Setup of exp/maple:
==> flow/design.v (excerpt) <==
module Cordic #(parameter MODE = 0, STAGES = 8, WIDTH = 16, PHASE_WIDTH = 19)(
input wire                        in_clk,
input wire                        in_rst,
input wire                        in_enable,
input wire    [WIDTH-1:0]         in_x,
input wire    [WIDTH-1:0]         in_y,
input wire    [PHASE_WIDTH-1:0]   in_phase,
output wire                       out_valid,
output wire   [PHASE_WIDTH-1:0]   out_phase,
output wire   [WIDTH-1:0]         out_x,
output wire   [WIDTH-1:0]         out_y
);
localparam	ROTATIONAL = 0, 
			VECTORING  = 1;
wire signed   [WIDTH:0]         xn [STAGES:0];
wire signed   [WIDTH:0]         yn [STAGES:0];
wire signed   [PHASE_WIDTH-1:0]   zn [STAGES:0];
reg signed  [WIDTH:0]         xn_reg [STAGES:0];
reg signed  [WIDTH:0]         yn_reg [STAGES:0];
reg signed  [PHASE_WIDTH-1:0]   zn_reg [STAGES:0];
reg start;
generate
	if(MODE == ROTATIONAL) begin
reg [WIDTH-1:0] temp_x, temp_y;
reg [PHASE_WIDTH-1:0] temp_z;
always @ (posedge in_clk or negedge in_rst) 
begin
 if(!in_rst) begin
	temp_x <= 'b0;
	temp_y <= 'b0;
	temp_z <= 'b0; 
 end else if (start) begin
	temp_x <= in_x;
	temp_y <= in_y;
	temp_z <= in_phase;
	end
end
wire [PHASE_WIDTH-1:0] half_pi = 19'h19220;
wire [PHASE_WIDTH-1:0] z_limit = 19'h1b333;
reg [WIDTH-1:0] adjusted_x, adjusted_y;
reg [PHASE_WIDTH-1:0] adjusted_z;
always @ (*) 
begin
	if(temp_z[PHASE_WIDTH-1] == 1'b0 && temp_z > z_limit) begin
		adjusted_x = ~temp_y + 'b1;
		adjusted_y = temp_x;
		adjusted_z = temp_z - half_pi;
	end 
	else if(temp_z[PHASE_WIDTH-1] == 1'b1 && (~temp_z+19'b1) > z_limit) begin
		adjusted_x = temp_y;
  ...
For scale: ~5600 cells after synthesis, roughly 540 flip-flops, ~0.051 mm2 of cells after synthesis.
clock: 9.0 ns
lec_check: 0
cap_margin: 15
cell_pad_in_sites_detail_placement: 2
cell_pad_in_sites_global_placement: 2
core_margin: 7
core_utilization: 60
cts_cluster_diameter: 216
cts_cluster_size: 48
gpl_routability_driven: 0
max_routing_layer: met4
place_density_lb_addon: 0.07
slew_margin: 10
run.sh (not shown) runs the stock make flow with config.mk's settings and CLKGATE_MAP_FILE=.
Seen in the log of exp/maple: FLW-0024 during global placement without I/O, after which the run never completed.
For exp/amber, these inputs were changed with respect to exp/maple:
- swapping 60 for 72 in CORE_UTILIZATION
- clearing CTS_CLUSTER_DIAMETER, which used to be 216
- clearing GPL_ROUTABILITY_DRIVEN, which used to be 0
- clearing CELL_PAD_IN_SITES_DETAIL_PLACEMENT, which used to be 2
- clearing CELL_PAD_IN_SITES_GLOBAL_PLACEMENT, which used to be 2
- swapping 7 for 2 in CORE_MARGIN
- clearing CTS_CLUSTER_SIZE, which used to be 48
- putting TNS_END_PERCENT at 45 where nothing was set
- swapping 10 for 20 in SLEW_MARGIN
- clearing PLACE_DENSITY_LB_ADDON, which used to be 0.07
- swapping 15 for 20 in CAP_MARGIN
- clearing MAX_ROUTING_LAYER, which used to be met4
- swapping 9.0 for 9.57 in the clock period (ns, I/O delays scaled along)
--- outcome ---
exp/amber was carried through to the last stage, and its layout satisfied the timing, DRC and antenna checks. Note that the die span in y recorded for exp/maple amounts to 1.13 times the value seen in exp/amber. exp/maple → exp/amber: post-synthesis compound-gate area fraction about even, core utilization at floorplan rose 12 points, net count after synthesis about even. Yosys synthesis chip area: exp/amber vs exp/maple identical. Diff exp/maple..exp/amber | number of distinct library cells after synthesis | unchanged. Cmp exp/amber and exp/maple / number of cell rows / higher: exp/maple. exp/maple -> exp/amber: instance tally after logic synthesis delta 0, exact match. Re share of synthesized area spent on multiplexers: no difference whatsoever between exp/maple and exp/amber. Die area: exp/amber lower than exp/maple. exp/amber -> exp/maple: number of enable-type register cells in the synthesized netlist delta 0, exact match.
What exp/onyx does differently from exp/amber at the input level:
- PLACE_DENSITY newly set to 0.37
- TNS_END_PERCENT removed (was 45)
- the clock period (ns, I/O delays scaled along) changed from 9.57 to 8.27
Results
On number of setup violations in the final report: between exp/onyx and exp/amber, it ends up higher for exp/onyx. Relative to exp/amber, summed area of non-filler cells in the final layout increased by about 0.45% in exp/onyx. The layout from exp/onyx, despite a flow that completed every stage, fails the layout checks, with the failing checks listed as setup timing. Per the comparison of exp/onyx with exp/amber, sequential portion of the cell area neither gained nor lost much; via count increased by 150 relative to the old numbers. Between exp/onyx and exp/amber, the non-clock buffer count is lower for exp/amber.
## Diff of input files: exp/xenon against exp/onyx
- PLACE_DENSITY now 0.64, was 0.37
- SETUP_SLACK_MARGIN now 1.28, previously not set
- HOLD_SLACK_MARGIN now -0.1, previously not set
- CTS_CLUSTER_DIAMETER now 370, previously not set
- ABC_AREA now 1, previously not set
- CAP_MARGIN now 5, was 20
- the clock period (ns, I/O delays scaled along) now 4.87, was 8.27
## What came out
- Status exp/xenon: flow complete, layout not clean - setup timing
- Summary of exp/xenon over exp/onyx: logic gate fraction of the total cell area now smaller, sequential-to-total area share from yosys stat now smaller.
- Diff exp/onyx -> exp/xenon: post-placement worst setup slack now smaller; final tally of setup violations went up 31; total number of vias rose by about 22%.
- Comparing exp/onyx and exp/xenon, the lower synthesis area per yosys was measured on exp/onyx.
- Looking at worst setup path startpoint, the xn_reg[8][8]$_DFFE_PN0P_ result is from exp/onyx; the yn_reg[8][8]$_DFFE_PN0P_ one comes from exp/xenon.
- exp/onyx vs exp/xenon, capture point of the critical path: out_x[13] vs out_y[13]
- In exp/xenon relative to exp/onyx, global-route wire length before repair had gone up by more than 10%.
- Design area, exp/xenon vs exp/onyx: up by a little under 10%
- Global-route usage (lower): exp/onyx
- exp/xenon vs exp/onyx on post-layout utilization of the core: exp/xenon is the higher one.

* * *

Setup of job 101:
Starting RTL as in the previous note.
make LEC_CHECK=0 CAP_MARGIN=0 CELL_PAD_IN_SITES_DETAIL_PLACEMENT=1 CELL_PAD_IN_SITES_GLOBAL_PLACEMENT=2 CORE_ASPECT_RATIO=1.1 CORE_MARGIN=2 CORE_UTILIZATION=64 CTS_CLUSTER_DIAMETER=203 GPL_TIMING_DRIVEN=1 MAX_ROUTING_LAYER=met5 MIN_ROUTING_LAYER=met2 PLACE_DENSITY_LB_ADDON=0.09 SETUP_SLACK_MARGIN=1.43 SLEW_MARGIN=40 TNS_END_PERCENT=25 finish   # period 6.36 ns
Status(job 101) = ERROR, stage = global placement without I/O
Input-level comparison between job 102 and job 101:
Settings: a deleted MAX_ROUTING_LAYER that had been met5; a deleted MIN_ROUTING_LAYER that had been met2; a deleted TNS_END_PERCENT that had been 25; a change of CAP_MARGIN from 0 to 20; a deleted GPL_TIMING_DRIVEN that had been 1; a deleted CELL_PAD_IN_SITES_DETAIL_PLACEMENT that had been 1; a deleted CELL_PAD_IN_SITES_GLOBAL_PLACEMENT that had been 2; a deleted CORE_ASPECT_RATIO that had been 1.1; a deleted SETUP_SLACK_MARGIN that had been 1.43; a change of CORE_UTILIZATION from 64 to 37; a change of SLEW_MARGIN from 40 to 20; a deleted PLACE_DENSITY_LB_ADDON that had been 0.09; a deleted CTS_CLUSTER_DIAMETER that had been 203; a change of the clock period (ns, I/O delays scaled along) from 6.36 to 8.77.
Findings:
Job 102: done, clean on timing, DRC and antenna
Job 102 and job 101 ended up with nearly the same post-synthesis register bit count.
Overall chip area (job 101 / job 102): 0.58
Floorplan core density | job 102 below job 101
Area fraction in mux cells: job 102 vs job 101, no meaningful difference
Height of the chip, job 102 vs job 101: up by more than a quarter
Per the comparison of job 102 with job 101, site row count increased 28; number of enable-type register cells in the synthesized netlist essentially unchanged.
> inputs changed (job 102 -> job 103)
Settings: PLACE_DENSITY_LB_ADDON now 0.0, previously not set; SETUP_SLACK_MARGIN now 1.99, previously not set; CORE_UTILIZATION now 72, was 37; the clock period (ns, I/O delays scaled along) now 7.37, was 8.77.
Notes after the runs:
When the final numbers for job 103 and job 102 were put side by side, the first-iteration DRC count turned out to be smaller in job 102.
Job 103 vs job 102 — global-route met1 utilization rose 20 points.
Final checks on job 103, whose flow otherwise completed, came back failing, citing setup timing.
Comparing job 102 against job 103, there is no change at all in remaining antenna violation count.

* * *

Cordic again, from the RTL that the note above started with.
// Cordic
module Cordic #(parameter MODE = 0, STAGES = 8, WIDTH = 16, PHASE_WIDTH = 19)(
input wire                        in_clk,
input wire                        in_rst,
input wire                        in_enable,
input wire    [WIDTH-1:0]         in_x,
input wire    [WIDTH-1:0]         in_y,
input wire    [PHASE_WIDTH-1:0]   in_phase,
output wire                       out_valid,
output wire   [PHASE_WIDTH-1:0]   out_phase,
output wire   [WIDTH-1:0]         out_x,
output wire   [WIDTH-1:0]         out_y
);
clock: 7.07 ns
lec_check: 0
cap_margin: 40
core_margin: 2
core_utilization: 72
slew_margin: 20
tns_end_percent: 45
The baseline reached the layout checks and failed them: setup timing.
Next try:
- CAP_MARGIN: 40 -> 5
- CELL_PAD_IN_SITES_GLOBAL_PLACEMENT: unset -> 2
- CORE_UTILIZATION: 72 -> 41
- SLEW_MARGIN: 20 -> 10
- TNS_END_PERCENT: 45 -> unset
- clock period: 7.07 -> 9.0 ns (I/O delays scaled with it)
What happened: With this change the flow produced a clean layout; sequential share of layout area went down by 0.19 points; via count decreases by a few percent; worst setup slack is better by 1.2 ns; cell count grows by roughly a tenth; die size rises by well over a third; critical path depth stays the same; count of clock-buffer cells in the layout climbs by 11.
Next try:
- CAP_MARGIN: 5 -> 20
- CELL_PAD_IN_SITES_GLOBAL_PLACEMENT: 2 -> unset
- CORE_UTILIZATION: 41 -> 72
- PLACE_DENSITY: unset -> 0.66
- SETUP_SLACK_MARGIN: unset -> -0.57
- SLEW_MARGIN: 10 -> 20
- clock period: 9.0 -> 7.61 ns (I/O delays scaled with it)
What happened: With this change the flow reached the layout checks and failed them: setup timing. Design area goes down slightly. Setup slack loses 0.78 ns. Hold slack gets worse by 0.013 ns. Routed wire length is lower by a little under a tenth. Global-route usage increases by 12 points. Area after synthesis is unchanged. Non-clock buffer count rose by 43.
Next try:
- ABC_AREA: unset -> 1
- CORE_UTILIZATION: 72 -> 40
- CTS_CLUSTER_DIAMETER: unset -> 292
- PLACE_DENSITY: 0.66 -> unset
- SETUP_SLACK_MARGIN: -0.57 -> unset
- clock period: 7.61 -> 9.0 ns (I/O delays scaled with it)
Effect: With this change the flow finished with timing, DRC and antenna clean. Clock-buffer cell count came out higher by 3. Area after synthesis came out higher by 2.9%. Worst setup slack improved by 1.6 ns. Non-clock buffer count came out lower by 44. Routed wire length came out higher by 12%.
Next try:
- ABC_AREA: 1 -> unset
- CORE_UTILIZATION: 40 -> 52
- CTS_CLUSTER_DIAMETER: 292 -> unset
- CTS_CLUSTER_SIZE: unset -> 100
- clock period: 9.0 -> 4.94 ns (I/O delays scaled with it)
=> Now the flow finished with setup timing left; routed wire length goes down by 12%; sequential share of layout area barely changes; setup slack degrades by 3.5 ns; register-to-register slack gets worse by 4.1 ns; clock-buffer cell count decreases by 3; hold slack gets worse by 0.076 ns; cell area climbs by 0.40%.
Next try:
- CORE_UTILIZATION: 52 -> 40
- CTS_CLUSTER_SIZE: 100 -> unset
- clock period: 4.94 -> 8.77 ns (I/O delays scaled with it)
What happened:
- This time the run completed with no timing, DRC or antenna violations
- global-route usage drops by 6.0 points
- register-to-register slack gets better by 3.6 ns
- wire length decreases by 3.3%
- final cell count goes up by 1.7%
- non-clock buffer count is lower by 249
- setup slack gets better by 2.7 ns
- critical path depth stays the same
- via count fell by 2.4%
- sequential share of layout area rose by 0.66 points
